Setup of run A:
## rgb2hsv
module rgb2hsv(
        input clock,
        input reset_n,
        input in_valid,
        input [7:0] in_red,
        input [7:0] in_green,
        input [7:0] in_blue,
        input in_visual,
        input in_done,
        output out_valid,
        output [7:0] out_red,
        output [7:0] out_green,
        output [7:0] out_blue,
        output [7:0] out_hue,
        output [7:0] out_saturation,
        output [7:0] out_brightness,
        output out_visual,
        output out_done
    );
For scale: about 6500 cells after synthesis, ~310 flip-flops, about 80 I/O pins.
Settings: LEC_CHECK=0, ABC_AREA=1, CAP_MARGIN=15, CORE_MARGIN=2, CORE_UTILIZATION=72, CTS_CLUSTER_DIAMETER=301, CTS_CLUSTER_SIZE=15, SLEW_MARGIN=20; clock period 67.8 ns.
run.sh (not shown) runs the stock make flow with config.mk's settings and CLKGATE_MAP_FILE=.
Setup changes, run A to run B
- changing CTS_CLUSTER_SIZE from 15 to 34
- setting PLACE_DENSITY_LB_ADDON to 0.26 for the first time
- changing CAP_MARGIN from 15 to 20
- removing CTS_CLUSTER_DIAMETER (formerly 301)
- changing the clock period (ns, I/O delays scaled along) from 67.8 to 60.7
## What came out
In run B the implementation ran to completion but is not tape-out ready, as the final checks report negative setup slack.
Row non-clock buffer count: run B higher / run A lower
Re maximum cell stage delay along the critical path: run B and run A aren't equal, and the higher value belongs to run A.
Diff run A -> run B: number of placed cells counting well taps picked up an extra 85, initial antenna violation count shows an increase of 1.
Run B vs. run A: final area went up by 2900 µm².
## Diff of input files: run C against run B
- PLACE_DENSITY_LB_ADDON no longer set, was 0.26
- CTS_CLUSTER_SIZE no longer set, was 34
- ABC_AREA no longer set, was 1
- CAP_MARGIN now 15, was 20
- the clock period (ns, I/O delays scaled along) now 67.8, was 60.7
### Flow results
Looking at start point of the critical path, the dif5[3]$_SDFF_PN0_ result is from run B; the max_value5[6]$_SDFF_PN0_ one comes from run C. The final reports for run C and run B show share of the clock period used by the worst path after layout higher in the former. From run C to run B, largest fanout of any net on the critical path did not move at all. Diff run B -> run C: post-route cell area moved down. Run C contains fewer vias than run B. Nothing crashed in run C and all stages finished; the problem is that the final layout failed, the offending checks being negative setup slack.

rgb2hsv again, from the RTL that the note above started with.
export LEC_CHECK = 0
export ABC_AREA = 0
export CAP_MARGIN = 30
export CELL_PAD_IN_SITES_DETAIL_PLACEMENT = 2
export CELL_PAD_IN_SITES_GLOBAL_PLACEMENT = 3
export CORE_ASPECT_RATIO = 0.71
export CORE_MARGIN = 2
export CORE_UTILIZATION = 33
export CTS_CLUSTER_DIAMETER = 337
export GPL_ROUTABILITY_DRIVEN = 0
export GPL_TIMING_DRIVEN = 0
export MAX_ROUTING_LAYER = met4
export PLACE_DENSITY_LB_ADDON = 0.12
export SETUP_SLACK_MARGIN = -2.0
export SLEW_MARGIN = 35
create_clock -name core_clock -period 49.4 [get_ports {clock}]
The baseline completed and failed the layout checks on negative setup slack.
Edit:
Settings changed: CORE_ASPECT_RATIO 0.71 to 1.16, CORE_UTILIZATION 33 to 40, CTS_CLUSTER_DIAMETER 337 to default, CTS_CLUSTER_SIZE from default to 35, GPL_TIMING_DRIVEN 0 to default, MAX_ROUTING_LAYER met4 to default, MIN_ROUTING_LAYER from default to met1, PLACE_DENSITY_LB_ADDON 0.12 to 0.05, SETUP_SLACK_MARGIN -2.0 to 5.0, SLEW_MARGIN 35 to 40, TNS_END_PERCENT from default to 60.
Clock period 49.4 ns to 84.6 ns, I/O delays scaled along.
Outcome:
- The new run completed without violations
- clock-buffer cell count shrinks by 7
- clock skew grows by 0.0052 ns
- die area shrinks by about 17%
- worst setup slack improves by 34 ns
- global-route usage grows by 3.5 points

Setup of v55:
The RTL this note starts from:
==> flow/design.v <==
module rgb2hsv(
        input clock,
        input reset_n,
        input in_valid,
        input [7:0] in_red,
        input [7:0] in_green,
        input [7:0] in_blue,
        input in_visual,
        input in_done,
        output out_valid,
        output [7:0] out_red,
        output [7:0] out_green,
        output [7:0] out_blue,
        output [7:0] out_hue,
        output [7:0] out_saturation,
        output [7:0] out_brightness,
        output out_visual,
        output out_done
    );
    reg valid1;
    reg [7:0] red1;
    reg [7:0] green1;
    reg [7:0] blue1;
    reg visual1;
    reg done1;
    reg [7:0] max_value1;
    reg [1:0] max_index1;
    reg [7:0] min_value1;
    reg [1:0] min_index1;
    always @(posedge clock)
    begin
        if (reset_n) begin
            valid1 <= in_valid;
            red1[7:0] <= in_red[7:0];
            green1[7:0] <= in_green[7:0];
            blue1[7:0] <= in_blue[7:0];
            visual1 <= in_visual;
            done1 <= in_done;
            if (in_red >= in_green) begin
                if (in_red >= in_blue) begin
                    max_value1[7:0] <= in_red[7:0];
                    max_index1[1:0] <= 1;
                end
                else begin
                    max_value1[7:0] <= in_blue[7:0];
                    max_index1[1:0] <= 3;
                end
            end
            else begin
                if (in_blue >= in_green) begin
                    max_value1[7:0] <= in_blue[7:0];
                    max_index1[1:0] <= 3;
                end
                else begin
                    max_value1[7:0] <= in_green[7:0];
                    max_index1[1:0] <= 2;
                end
            end
            if (in_red < in_green) begin
                if (in_red < in_blue) begin
                    min_value1[7:0] <= in_red[7:0];
                    min_index1[1:0] <= 1;
                end
                else begin
                    min_value1[7:0] <= in_blue[7:0];
                    min_index1[1:0] <= 3;
                end
            end
            else begin
                if (in_blue < in_green) begin
                    min_value1[7:0] <= in_blue[7:0];
                    min_index1[1:0] <= 3;
                end
                else begin
                    min_value1[7:0] <= in_green[7:0];
                    min_index1[1:0] <= 2;
                end
            end
        end 
        else begin
            valid1 <= 1'b0;
            red1[7:0] <= 8'b0;
            green1[7:0] <= 8'b0;
            blue1[7:0] <= 8'b0;
            visual1 <= 1'b0;
            done1 <= 1'b0;
            max_value1[7:0] <= 8'd0;
            max_index1[1:0] <= 2'd0; 
            min_value1[7:0] <= 8'd0; 
            min_index1[1:0] <= 2'd0;
        end
    end
    reg valid2;
    reg [7:0] red2;
    reg [7:0] green2;
    reg [7:0] blue2;
    reg visual2;
    reg done2;
    reg [7:0] dif2;
    reg [7:0] max_value2;
    reg [1:0] max_index2;
    reg [7:0] min_value2;
    reg [1:0] min_index2;
    always @(posedge clock)
    begin
        if (reset_n) begin
            valid2 <= valid1;
            red2[7:0] <= red1[7:0];
            green2[7:0] <= green1[7:0];
            blue2[7:0] <= blue1[7:0];
            visual2 <= visual1;
            done2 <= done1;
            dif2[7:0] <= max_value1[7:0] - min_value1[7:0];
            max_value2[7:0] <= max_value1[7:0];
            max_index2[1:0] <= max_index1[1:0];
            min_value2[7:0] <= min_value1[7:0];
            min_index2[1:0] <= min_index1[1:0];
        end 
        else begin
            valid2 <= 1'b0;
            red2[7:0] <= 8'b0;
            green2[7:0] <= 8'b0;
            blue2[7:0] <= 8'b0;
            visual2 <= 1'b0;
            done2 <= 1'b0;
            dif2[7:0] <= 8'd0;
            max_value2[7:0] <= 8'd0;
            max_index2[1:0] <= 2'd0;
            min_value2[7:0] <= 8'd0; 
            min_index2[1:0] <= 2'd0;
        end
    end
    reg valid3;
    reg [7:0] red3;
    reg [7:0] green3;
    reg [7:0] blue3;
    reg visual3;
    reg done3;
    reg [11:0] hue3;
    reg [7:0] dif3;
    reg [7:0] max_value3;
    reg [1:0] max_index3;
    reg [7:0] min_value3;
    reg [1:0] min_index3;
    always @(posedge clock)
    begin
        if (reset_n) begin
            valid3 <= valid2;
            red3[7:0] <= red2[7:0];
            green3[7:0] <= green2[7:0];
            blue3[7:0] <= blue2[7:0];
            visual3 <= visual2;
            done3 <= done2;
            dif3[7:0] <= dif2[7:0];
            max_value3[7:0] <= max_value2[7:0];
            max_index3[1:0] <= max_index2[1:0];
            min_value3[7:0] <= min_value2[7:0];
            min_index3[1:0] <= min_index2[1:0];
            if (dif2 > 0) begin
                if (max_index2 == 1) begin
                    if (green2 < blue2) begin
                        hue3[11:0] <= ((blue2 - green2) << 4);
                    end
                    else begin
                        hue3[11:0] <= ((green2 - blue2) << 4);
                    end
                end
                if (max_index2 == 2) begin
                    if (blue2 < red2) begin
                        hue3[11:0] <= ((red2 - blue2) << 4);
                    end
                    else begin
                        hue3[11:0] <= ((blue2 - red2) << 4);
                    end
                end
                if (max_index2 == 3) begin
                    if (red2 < green2) begin
                        hue3[11:0] <= ((green2 - red2) << 4);
                    end
                    else begin
                        hue3[11:0] <= ((red2 - green2) << 4);
                    end
                end
            end
            else begin
                hue3[11:0] <= 12'd0;             
            end
        end
        else begin
            valid3 <= 1'b0;
            red3[7:0] <= 8'b0;
            green3[7:0] <= 8'b0;
            blue3[7:0] <= 8'b0;
            visual3 <= 1'b0;
            done3 <= 1'b0;
            hue3[11:0] <= 12'd0;
            dif3[7:0] <= 8'd0;
            max_value3[7:0] <= 8'd0;
            max_index3[1:0] <= 2'd0;
            min_value3[7:0] <= 8'd0;
            min_index3[1:0] <= 2'd0;
        end
    end
    reg valid4;
    reg [7:0] red4;
    reg [7:0] green4;
    reg [7:0] blue4;
    reg visual4;
    reg done4;
    reg [11:0] hue4;
    reg [7:0] dif4;
    reg [7:0] max_value4;
    reg [1:0] max_index4;
    always @(posedge clock)
    begin
        if (reset_n) begin
            valid4 <= valid3;
            red4[7:0] <= red3[7:0];
            green4[7:0] <= green3[7:0];
            blue4[7:0] <= blue3[7:0];
            visual4 <= visual3;
            done4 <= done3;          
            dif4[7:0] <= dif3[7:0];
            max_value4[7:0] <= max_value3[7:0];
            max_index4 <= max_index3;
            hue4[11:0] <= (hue3 / dif3);
        end
        else begin
            valid4 <= 1'b0;
            red4[7:0] <= 8'b0;
            green4[7:0] <= 8'b0;
            blue4[7:0] <= 8'b0;
            visual4 <= 1'b0;
            done4 <= 1'b0;
            hue4[11:0] <= 12'd0;
            dif4[7:0] <= 8'd0;
            max_value4 <= 8'd0;
            max_index4[1:0] <= 2'd0;
        end
    end
    reg valid5;
    reg [7:0] red5;
    reg [7:0] green5;
    reg [7:0] blue5;
    reg visual5;
    reg done5;
    reg [11:0] hue5;
    reg [7:0] dif5;
    reg [7:0] max_value5;
    always @(posedge clock)
    begin
        if (reset_n) begin
            valid5 <= valid4;
            red5[7:0] <= red4[7:0];
            green5[7:0] <= green4[7:0];
            blue5[7:0] <= blue4[7:0];
            visual5 <= visual4;
            done5 <= done4;
            dif5[7:0] <= dif4[7:0];
            max_value5[7:0] <= max_value4[7:0];
            if (dif4 > 0) begin
                if (max_index4 == 1) begin
                    if (green4 < blue4) begin
                        hue5[11:0] <= 96 - hue4;
                    end
                    else begin
                        hue5[11:0] <= 0 + hue4;
                    end
                end
                if (max_index4 == 2) begin
                    if (blue4 < red4) begin
                        hue5[11:0] <= 32 - hue4;
                    end
                    else begin
                        hue5[11:0] <= 32 + hue4;
                    end
                end
                if (max_index4 == 3) begin
                    if (red4 < green4) begin
                        hue5[11:0] <= 64 - hue4;
                    end
                    else begin
                        hue5[11:0] <= 64 + hue4;
                    end
                end
            end
            else begin
                hue5[11:0] <= 12'd0;             
            end
        end
        else begin
            valid5 <= 1'b0;
            red5[7:0] <= 8'b0;
            green5[7:0] <= 8'b0;
            blue5[7:0] <= 8'b0;
            visual5 <= 1'b0;
            done5 <= 1'b0;
            dif5[7:0] <= 8'd0;
            max_value5[7:0] <= 8'd0;
            hue5[11:0] <= 12'd0;
        end
    end
    reg valid;
    reg [7:0] red;
    reg [7:0] green;
    reg [7:0] blue;
    reg visual;
    reg done;
    reg [18:0] hue;
    reg [7:0] saturation;
    reg [7:0] max_value;
    always @(posedge clock)
    begin
        if (reset_n) begin
            valid <= valid5;
            red[7:0] <= red5[7:0];
            green[7:0] <= green5[7:0];
            blue[7:0] <= blue5[7:0];
            visual <= visual5;
            done <= done5;
            max_value[7:0] <= max_value5[7:0];
            hue[18:0] <= (85 * hue5);
            if (max_value5 == 0) begin
                saturation[7:0] <= 8'd0;
            end
            else begin
                saturation[7:0] <= 255 * dif5 / max_value5;
            end
        end
        else begin 
            valid <= 1'b0;
            red[7:0] <= 8'b0;
            green[7:0] <= 8'b0;
            blue[7:0] <= 8'b0;
            visual <= 1'b0;
            done <= 1'b0;
            max_value[7:0] <= 8'd0;
            hue[18:0] <= 19'd0;
            saturation [7:0] <= 8'd0;
        end
    end
    assign out_valid = valid;
    assign out_red[7:0] = red[7:0];
    assign out_green[7:0] = green[7:0];  
    assign out_blue[7:0] = blue[7:0];
    assign out_hue[7:0] = hue[12:5];
    assign out_saturation[7:0] = saturation[7:0];
    assign out_brightness[7:0] = max_value[7:0];
    assign out_visual = visual;
    assign out_done = done;
endmodule
clock: 80.0 ns
lec_check: 0
cap_margin: 20
core_aspect_ratio: 0.5
core_margin: 9
core_utilization: 40
place_density_lb_addon: 0.08
slew_margin: 20
v55 did not stop at any stage, and its layout met the timing, DRC and antenna checks.
Inputs modified between v55 and v18:
# v55
export LEC_CHECK = 0
export CAP_MARGIN = 20
export CORE_ASPECT_RATIO = 0.5
export CORE_MARGIN = 9
export CORE_UTILIZATION = 40
export PLACE_DENSITY_LB_ADDON = 0.08
export SLEW_MARGIN = 20
create_clock -name core_clock -period 80.0 [get_ports {clock}]
# v18
export LEC_CHECK = 0
export ABC_AREA = 1
export CAP_MARGIN = 20
export CORE_MARGIN = 2
export CORE_UTILIZATION = 72
export CTS_CLUSTER_SIZE = 34
export PLACE_DENSITY_LB_ADDON = 0.26
export SLEW_MARGIN = 20
create_clock -name core_clock -period 60.5 [get_ports {clock}]
==> results <==
- Cmp v18 and v55 / global-route wire length before repair / lower: v55
- [compare] base=v55 new=v18: area added between synthesis and finish increased by 2.6 points relative to the old numbers, slew of the pin with the lowest slew margin moved down.
- v18 vs v55 — via count of the first global-routing pass rose 7,655.
- Changes observed in v18 relative to v55: wire length shows an increase of 13%; count of nets after finishing shows an increase of 40%.
- v18 finished all stages; layout check result: FAIL, due to negative setup slack.
Input changes introduced in v5 (baseline for comparison: v18):
# v18
export LEC_CHECK = 0
export ABC_AREA = 1
export CAP_MARGIN = 20
export CORE_MARGIN = 2
export CORE_UTILIZATION = 72
export CTS_CLUSTER_SIZE = 34
export PLACE_DENSITY_LB_ADDON = 0.26
export SLEW_MARGIN = 20
create_clock -name core_clock -period 60.5 [get_ports {clock}]
# v5
export LEC_CHECK = 0
export ABC_AREA = 1
export CAP_MARGIN = 20
export CORE_MARGIN = 2
export CORE_UTILIZATION = 72
export CTS_CLUSTER_SIZE = 34
export PLACE_DENSITY_LB_ADDON = 0.26
export SLEW_MARGIN = 20
create_clock -name core_clock -period 60.8 [get_ports {clock}]
--- outcome ---
Every stage of v5 finished as expected; the final checks, on the other hand, flagged negative setup slack, which means the layout fails.
No crash in v18: every stage finished, but the layout fails its final checks due to negative setup slack.
v5 vs. v18: portion of the clock cycle consumed by the worst path in the final layout went up by 5.4 points.
Comparing v18 and v5, the lower non-clock buffer count in the final layout was measured on v18.
The core of v5 is more densely filled than that of v18.
v5: global-route met2 utilization 0.56 points above v18
Re hold slack: v18 and v5 aren't equal, and the lower value belongs to v5.
Design area (higher): v5
Across both runs, met1 capacity usage during global routing was higher for v5 than for v18.
